JK:
// atomik_top_parallel
module atomik_top_parallel #(
    parameter integer SYS_CLK_HZ = 94_500_000,
    parameter integer BAUD_RATE  = 115200,
    parameter integer N_BANKS    = 4
)(
    input  wire       sys_clk,
    input  wire       sys_rst_n,
    input  wire       uart_rx,
    output wire       uart_tx,
    output wire [5:0] led
);
For scale: ~740 flip-flops, ~10 I/O pins, roughly 34000 sq um of cells after synthesis.
Settings: LEC_CHECK=0, CAP_MARGIN=20, CELL_PAD_IN_SITES_DETAIL_PLACEMENT=2, CORE_MARGIN=2, CORE_UTILIZATION=50, CTS_CLUSTER_DIAMETER=121, GPL_ROUTABILITY_DRIVEN=0, HOLD_SLACK_MARGIN=-0.04, MAX_ROUTING_LAYER=met4, MIN_ROUTING_LAYER=met2, SLEW_MARGIN=20; clock period 4.53 ns.
run.sh (not shown) runs the stock make flow with config.mk's settings and CLKGATE_MAP_FILE=.
JK did not finish; the tool stopped in global routing with error GRT-0232.
Modified inputs, MS compared to JK
- a deleted GPL_ROUTABILITY_DRIVEN that had been 0
- a deleted MIN_ROUTING_LAYER that had been met2
- an added SETUP_SLACK_MARGIN of -0.21
- a change of CAP_MARGIN from 20 to 0
- an added GPL_TIMING_DRIVEN of 0
- a change of CORE_UTILIZATION from 50 to 40
- a deleted HOLD_SLACK_MARGIN that had been -0.04
- an added PLACE_DENSITY of 0.6
- a deleted CTS_CLUSTER_DIAMETER that had been 121
- a deleted CELL_PAD_IN_SITES_DETAIL_PLACEMENT that had been 2
- a change of the clock period (ns, I/O delays scaled along) from 4.53 to 10.2
## What came out
Of JK and MS, only MS finishes the flow clean. JK never completed, since it errored out during global routing. MS -> JK: post-synthesis cell type count delta 0, exact match. Per the comparison of MS with JK, detailed placer's ending HPWL shows a reduction of 22000 um; number of placed instances with taps included now larger; area of the chip has increased. JK -> MS: fraction of synthesized cell area in xor and xnor cells delta 0, exact match. MS against JK: area after detailed placement has increased, die boundary width increased about 12%. In the flow results for MS and JK, the overall die height is smaller on JK. Between MS and JK, the total CTS buffers is lower for JK. Delta (MS minus JK): worst slack at placement moved up, yosys stat cell total level.
Inputs modified between MS and AL:
- removing GPL_TIMING_DRIVEN (formerly 0)
- changing CAP_MARGIN from 0 to 20
- removing MAX_ROUTING_LAYER (formerly met4)
- removing SETUP_SLACK_MARGIN (formerly -0.21)
- changing the clock period (ns, I/O delays scaled along) from 10.2 to 4.36
Notes after the runs:
AL and MS ended up with nearly the same wire length on met2. First-pass GRT wire length delta for AL relative to MS: 1.1% lower. The switching share of power of AL falls short of that of MS by 0.27 points. Going from MS to AL, synthesized cell count essentially unchanged, number of fillers in the final layout essentially unchanged, total count of hold-check failures in the final report essentially unchanged. Re number of clock-tree buffers in the layout: AL is 10 up on MS. For the initial antenna violation count, AL came in 1 lower than MS did.
diff inputs: AL => TR
- putting ABC_AREA at 1 where nothing was set
- putting SETUP_SLACK_MARGIN at 0.8 where nothing was set
- putting CTS_CLUSTER_SIZE at 80 where nothing was set
- clearing PLACE_DENSITY, which used to be 0.6
- swapping 40 for 72 in CORE_UTILIZATION
- swapping 4.36 for 3.17 in the clock period (ns, I/O delays scaled along)
## What came out
In TR, diode insertion count for antenna repair is lower than in AL.
TR vs AL — synthesized cell count climbed by more than a quarter
Measured against each other, AL and TR differ in ratio of final minimum period to clock period, the lower figure coming from TR.
Against AL as the reference, TR delivers a higher detailed route wirelength on metal3.
TR ends up with a actual transition at the worst max-transition pin that is 0.089 ns lower than in AL.
Against AL as the reference, TR delivers a higher static leakage power.

========
== job 1251 ==
Starting RTL as in the previous note.
clock: 3.17 ns
lec_check: 0
abc_area: 1
cap_margin: 20
core_margin: 2
core_utilization: 72
cts_cluster_size: 17
place_density: 0.38
setup_slack_margin: 0.82
slew_margin: 20
Changes in job 4383 relative to job 1251:
Settings: putting CTS_CLUSTER_DIAMETER at 28 where nothing was set; swapping 20 for 15 in CAP_MARGIN; swapping 0.82 for 0.78 in SETUP_SLACK_MARGIN; swapping 17 for 14 in CTS_CLUSTER_SIZE; putting PLACE_DENSITY_LB_ADDON at 0.19 where nothing was set; clearing PLACE_DENSITY, which used to be 0.38; swapping 3.17 for 3.19 in the clock period (ns, I/O delays scaled along).
### Flow results
- Status job 4383: flow complete, layout not clean - setup timing
- Job 1251 has completed all stages; timing, DRC and antenna checks passed.
- Diff job 1251 -> job 4383 | sequential share of layout area | decrease of 3.7 points
- Period utilization, job 4383 and job 1251, lower one = job 1251.
- Per the comparison of job 4383 with job 1251, final tally of max-slew violations neither gained nor lost much; global-route wire length before repair picked up an extra about 13%; fraction of cell area in non-clock buffers picked up an extra 0.73 points.
- Global-route usage was higher in job 4383 than in job 1251.
- Reported for job 4383 and job 1251, chip area estimate from yosys synthesis turned out identical to the last digit.
- Job 4383 vs job 1251, final worst hold slack went down by 0.038 ns.
- Comparing synthesis-to-layout area growth for job 4383 and job 1251, the bigger number came from job 4383.
- Job 1251 reports its biggest power consumer among the groups as sequential cells while job 4383 reports the clock network.
- Class of the most critical hold timing path = primary input to flip-flop: job 4383; class of the most critical hold timing path = flip-flop to async pin: job 1251
## Diff of input files: job 4858 against job 4383
Settings: SETUP_SLACK_MARGIN removed (was 0.78); PLACE_DENSITY newly set to 0.6; CTS_CLUSTER_SIZE removed (was 14); CAP_MARGIN changed from 15 to 20; CORE_UTILIZATION changed from 72 to 40; PLACE_DENSITY_LB_ADDON removed (was 0.19); CTS_CLUSTER_DIAMETER removed (was 28); ABC_AREA removed (was 1); the clock period (ns, I/O delays scaled along) changed from 3.19 to 5.71.
Notes after the runs:
Job 4858 ran to completion and came out clean on the timing, design-rule and antenna checks.
Job 4383 finished all stages; layout check result: FAIL, due to setup timing.
Diff job 4383 -> job 4858 | number of cells in the finished layout apart from fillers | down by more than 10%
Between job 4383 and job 4858, final clock period utilization by the worst path is lower for job 4858, job 4383 comes in above that.
Per the comparison of job 4858 with job 4383, count of buffering cells on the critical path with inverters included decreased 1, instance count after placement with tap cells included fell by 814, layout overhead on the synthesized area went down 10 points.
Number of sequential cells in the layout delta (job 4858 -> job 4383): insignificant
> inputs changed (job 4858 -> job 9499)
Settings: swapping 40 for 72 in CORE_UTILIZATION; putting CTS_CLUSTER_SIZE at 80 where nothing was set; putting ABC_AREA at 1 where nothing was set; putting CTS_CLUSTER_DIAMETER at 29 where nothing was set; swapping 0.6 for 0.36 in PLACE_DENSITY; putting SETUP_SLACK_MARGIN at 0.8 where nothing was set; swapping 5.71 for 3.17 in the clock period (ns, I/O delays scaled along).
Findings:
Net switching power (higher): job 9499
Delta(number of fill cells in the layout, job 9499 - job 4858) < 0
Looking at critical-path cell with the highest stage delay, the sky130_fd_sc_hd__nor4_1 result is from job 4858; the sky130_fd_sc_hd__dfrtp_1 one comes from job 9499.
Taking job 9499 as 1.0, job 4858 lands at 0.930 on mapped cell area.
Re largest net degree at the start of global routing: job 4858 and job 9499 aren't equal, and the lower value belongs to job 9499.
Here is what was changed in the inputs of job 7942 compared with job 9499.
Settings: SETUP_SLACK_MARGIN now 0.82, was 0.8; CTS_CLUSTER_DIAMETER no longer set, was 29; PLACE_DENSITY no longer set, was 0.36.
--- outcome ---
Job 7942: all stages complete, timing, DRC and antenna checks passed
| sequential share of layout area | job 7942 vs job 9499 | 2.8 points higher |
The final critical delay including setup and external delays of job 7942 was superior to that of job 9499.
Of job 9499 and job 7942, the run reporting the lower critical path depth was job 9499.
Compared job 9499 against job 7942; data required time of the worst path within noise.
The setup slack of job 7942 is larger than that of job 9499.
Number of signal-net buffers in the layout (job 7942 vs. job 9499) decreases by a little under 10%
Job 7942 and job 9499 ended up with roughly the same buffer share of cell area.

========
Setup of run 1:
Starting RTL as in the previous note.
clock: 10.2 ns
lec_check: 0
abc_area: 1
cap_margin: 40
cell_pad_in_sites_detail_placement: 2
cell_pad_in_sites_global_placement: 2
core_margin: 2
core_utilization: 32
cts_cluster_diameter: 143
gpl_timing_driven: 0
max_routing_layer: met4
place_density: 0.6
setup_slack_margin: -0.21
slew_margin: 20
Edits applied to the flow inputs when going from run 1 to run 2:
# run 1
export LEC_CHECK = 0
export ABC_AREA = 1
export CAP_MARGIN = 40
export CELL_PAD_IN_SITES_DETAIL_PLACEMENT = 2
export CELL_PAD_IN_SITES_GLOBAL_PLACEMENT = 2
export CORE_MARGIN = 2
export CORE_UTILIZATION = 32
export CTS_CLUSTER_DIAMETER = 143
export GPL_TIMING_DRIVEN = 0
export MAX_ROUTING_LAYER = met4
export PLACE_DENSITY = 0.6
export SETUP_SLACK_MARGIN = -0.21
export SLEW_MARGIN = 20
create_clock -name core_clock -period 10.2 [get_ports {sys_clk}]
# run 2
export LEC_CHECK = 0
export CAP_MARGIN = 20
export CELL_PAD_IN_SITES_DETAIL_PLACEMENT = 2
export CELL_PAD_IN_SITES_GLOBAL_PLACEMENT = 2
export CORE_MARGIN = 2
export CORE_UTILIZATION = 20
export GPL_ROUTABILITY_DRIVEN = 1
export GPL_TIMING_DRIVEN = 1
export HOLD_SLACK_MARGIN = 0.12
export SLEW_MARGIN = 15
create_clock -name core_clock -period 5.32 [get_ports {sys_clk}]
## What came out
Run 2 reports a higher post-synthesis share of cell area spent on xor and xnor gates than run 1 does.
Summary of the comparison: cell count after synthesis is lower in run 2, relative to run 1.
Cmp run 2 vs run 1: power after layout higher in run 2
Diff run 2..run 1 | part of the power in the clock network | negligible
Summary: with run 1 as the reference, met2 wirelength from detailed routing in run 2 moved down by more than 10%.
The following lists how run 3 was set up differently from run 2:
# run 2
export LEC_CHECK = 0
export CAP_MARGIN = 20
export CELL_PAD_IN_SITES_DETAIL_PLACEMENT = 2
export CELL_PAD_IN_SITES_GLOBAL_PLACEMENT = 2
export CORE_MARGIN = 2
export CORE_UTILIZATION = 20
export GPL_ROUTABILITY_DRIVEN = 1
export GPL_TIMING_DRIVEN = 1
export HOLD_SLACK_MARGIN = 0.12
export SLEW_MARGIN = 15
create_clock -name core_clock -period 5.32 [get_ports {sys_clk}]
# run 3
export LEC_CHECK = 0
export CAP_MARGIN = 20
export CELL_PAD_IN_SITES_DETAIL_PLACEMENT = 0
export CORE_MARGIN = 2
export CORE_UTILIZATION = 50
export CTS_CLUSTER_DIAMETER = 33
export CTS_CLUSTER_SIZE = 29
export GPL_ROUTABILITY_DRIVEN = 1
export SETUP_SLACK_MARGIN = 0.77
export SLEW_MARGIN = 20
create_clock -name core_clock -period 5.81 [get_ports {sys_clk}]
==> comparison <==
From run 3 to run 2, number of nets in the synthesized netlist did not move at all. Compared with run 2, run 3 improves routed wire length. Taking run 2 as the reference, in run 3 total length of routed met3 wires higher; total number of placement rows lower. Run 3 ended up with a lower sequential share of layout area than run 2 did.
## Diff of input files: run 4 against run 3
# run 3
export LEC_CHECK = 0
export CAP_MARGIN = 20
export CELL_PAD_IN_SITES_DETAIL_PLACEMENT = 0
export CORE_MARGIN = 2
export CORE_UTILIZATION = 50
export CTS_CLUSTER_DIAMETER = 33
export CTS_CLUSTER_SIZE = 29
export GPL_ROUTABILITY_DRIVEN = 1
export SETUP_SLACK_MARGIN = 0.77
export SLEW_MARGIN = 20
create_clock -name core_clock -period 5.81 [get_ports {sys_clk}]
# run 4
export LEC_CHECK = 0
export CAP_MARGIN = 20
export CORE_MARGIN = 2
export CORE_UTILIZATION = 64
export SLEW_MARGIN = 20
create_clock -name core_clock -period 5.12 [get_ports {sys_clk}]
--- outcome ---
- Run 4: all stages complete, timing, DRC and antenna checks passed
- Compared with run 3, run 4 shows a max-slew headroom at the worst pin that is 1.2 points higher.
- From run 4 to run 3, total negative slack for setup checks did not move at all.
- Run 3 fits on a die that is larger than the die of run 4.
- The final weighted congestion in routability-driven placement of run 4 exceeds that of run 3 by 4.3%.
- Compared with run 3, run 4 shows a lower worst setup slack.
- Compared with run 3, run 4 shows a detailed-route wire length per cell that is about 4% higher.
- Relative to run 3, the global routing usage on met2 of run 4 is higher by 8.9 points.
- Run 4 vs run 3 on portion of total power attributed to the clock network: run 4 is the lower one.
- Total power, run 4 vs run 3: down by more than 10%
--- input diff run 4..run 5 ---
# run 4
export LEC_CHECK = 0
export CAP_MARGIN = 20
export CORE_MARGIN = 2
export CORE_UTILIZATION = 64
export SLEW_MARGIN = 20
create_clock -name core_clock -period 5.12 [get_ports {sys_clk}]
# run 5
export LEC_CHECK = 0
export ABC_AREA = 1
export CAP_MARGIN = 5
export CORE_MARGIN = 2
export CORE_UTILIZATION = 72
export CTS_CLUSTER_SIZE = 80
export PLACE_DENSITY_LB_ADDON = 0.2
export SETUP_SLACK_MARGIN = 0.8
export SLEW_MARGIN = 20
create_clock -name core_clock -period 3.17 [get_ports {sys_clk}]
Findings:
Cmp run 5 and run 4 / internal power summed over all cells / lower: run 4
Vias: run 5 more than run 4
Run 5 against run 4: number of standard cells after synthesis now larger, total setup buffers inserted after CTS increased 20, required time of the critical path fell 1.56 ns.
Compared run 5 vs run 4, and number of tap cells added at floorplan is down in run 5.
Inputs modified between run 5 and run 6:
# run 5
export LEC_CHECK = 0
export ABC_AREA = 1
export CAP_MARGIN = 5
export CORE_MARGIN = 2
export CORE_UTILIZATION = 72
export CTS_CLUSTER_SIZE = 80
export PLACE_DENSITY_LB_ADDON = 0.2
export SETUP_SLACK_MARGIN = 0.8
export SLEW_MARGIN = 20
create_clock -name core_clock -period 3.17 [get_ports {sys_clk}]
# run 6
export LEC_CHECK = 0
export CAP_MARGIN = 20
export CORE_MARGIN = 2
export CORE_UTILIZATION = 70
export SETUP_SLACK_MARGIN = 0.8
export SLEW_MARGIN = 20
create_clock -name core_clock -period 3.17 [get_ports {sys_clk}]
==> results <==
Nothing crashed in run 6 and all stages finished; the problem is that the final layout failed, the offending checks being setup timing.
Run 5 finished all stages; the layout is clean.
Between run 6 and run 5, it is run 6 whose wire length of the first global-routing pass is lower, by 5.6%.
Of run 6 and run 5, run 6 shows the lower number of nets in the layout, with run 5 above it.
Run 6 vs run 5: first-pass detailed-route iteration total down
Run 6 vs run 5 — pin count of the biggest net entering global routing dropped 4.4%.

========
Starting RTL as in the previous note.
==> flow/config.mk <==
export PLATFORM = sky130hd
export DESIGN_NAME = atomik_top_parallel
export DESIGN_NICKNAME = atomik_top_parallel
export VERILOG_FILES = /design/flow/design.v
export SDC_FILE = /design/flow/constraint.sdc
export NUM_CORES = 4
export LEC_CHECK = 0
export ABC_AREA = 1
export CAP_MARGIN = 15
export CORE_MARGIN = 2
export CORE_UTILIZATION = 72
export CTS_CLUSTER_SIZE = 14
export HOLD_SLACK_MARGIN = 0.29
export PLACE_DENSITY_LB_ADDON = 0.19
export SETUP_SLACK_MARGIN = 0.78
export SLEW_MARGIN = 20
==> flow/constraint.sdc <==
create_clock -name core_clock -period 3.21 [get_ports {sys_clk}]
set_input_delay 0.6420 -clock core_clock [delete_from_list [all_inputs] [get_ports {sys_clk}]]
set_output_delay 0.6420 -clock core_clock [all_outputs]
set_load 0.01 [all_outputs]
The starting point ran to the end with no violations.
Change:
Settings changed: CAP_MARGIN 15 to 0, CELL_PAD_IN_SITES_DETAIL_PLACEMENT from default to 0, CTS_CLUSTER_DIAMETER from default to 27, CTS_CLUSTER_SIZE 14 to 29, GPL_ROUTABILITY_DRIVEN from default to 1, HOLD_SLACK_MARGIN 0.29 to default, PLACE_DENSITY_LB_ADDON 0.19 to 0.2, SETUP_SLACK_MARGIN 0.78 to 0.77.
Clock period 3.21 ns to 3.19 ns, I/O delays scaled along.
After rerunning: Now the flow finished with setup timing left. Routed wire length goes up by 23%. Final area is higher by 8.6%. Sequential power went up by about 1%. Sequential cell count is unchanged. Global-route usage went up by 5.4 points. Core utilization came out higher by 6.9 points.

========
Starting RTL as in the previous note.
export LEC_CHECK = 0
export CAP_MARGIN = 15
export CELL_PAD_IN_SITES_DETAIL_PLACEMENT = 2
export CORE_ASPECT_RATIO = 0.57
export CORE_MARGIN = 2
export CORE_UTILIZATION = 17
export CTS_CLUSTER_SIZE = 88
export MAX_ROUTING_LAYER = met4
export MIN_ROUTING_LAYER = met2
export PLACE_DENSITY = 0.44
export SETUP_SLACK_MARGIN = 1.21
export SLEW_MARGIN = 20
create_clock -name core_clock -period 4.05 [get_ports {sys_clk}]
The first run produced a layout that fails on setup timing.
Next try:
==> flow/config.mk (replaced) <==
export PLATFORM = sky130hd
export DESIGN_NAME = atomik_top_parallel
export DESIGN_NICKNAME = atomik_top_parallel
export VERILOG_FILES = /design/flow/design.v
export SDC_FILE = /design/flow/constraint.sdc
export NUM_CORES = 4
export LEC_CHECK = 0
export ABC_AREA = 1
export CAP_MARGIN = 15
export CORE_MARGIN = 2
export CORE_UTILIZATION = 72
export CTS_CLUSTER_SIZE = 97
export HOLD_SLACK_MARGIN = 0.29
export PLACE_DENSITY = 0.35
export SETUP_SLACK_MARGIN = 0.78
export SLEW_MARGIN = 20
==> flow/constraint.sdc (replaced) <==
create_clock -name core_clock -period 3.27 [get_ports {sys_clk}]
set_input_delay 0.6540 -clock core_clock [delete_from_list [all_inputs] [get_ports {sys_clk}]]
set_output_delay 0.6540 -clock core_clock [all_outputs]
set_load 0.01 [all_outputs]
After rerunning: This time the run passed the timing, design-rule and antenna checks; area after synthesis climbs by about 7.5%; register-to-register slack loses 290 ps; non-clock buffer count drops by 15; power climbs by 24%; final area climbs by 1.3%; worst setup slack gains 410 ps; wire length drops by 28%; final cell count drops by 12%; clock power climbs by about 24%; clock-buffer cell count climbs by 6; global-route usage climbs by 16 points.
Next try:
--- a/flow/config.mk
+++ b/flow/config.mk
@@ -10,7 +10,6 @@
 export CORE_MARGIN = 2
 export CORE_UTILIZATION = 72
-export CTS_CLUSTER_SIZE = 97
-export HOLD_SLACK_MARGIN = 0.29
-export PLACE_DENSITY = 0.35
+export CTS_CLUSTER_SIZE = 73
+export PLACE_DENSITY = 0.37
 export SETUP_SLACK_MARGIN = 0.78
 export SLEW_MARGIN = 20
- final area is unchanged
- wire length is unchanged
- via count is unchanged
Power and IR drop assume default switching activity.
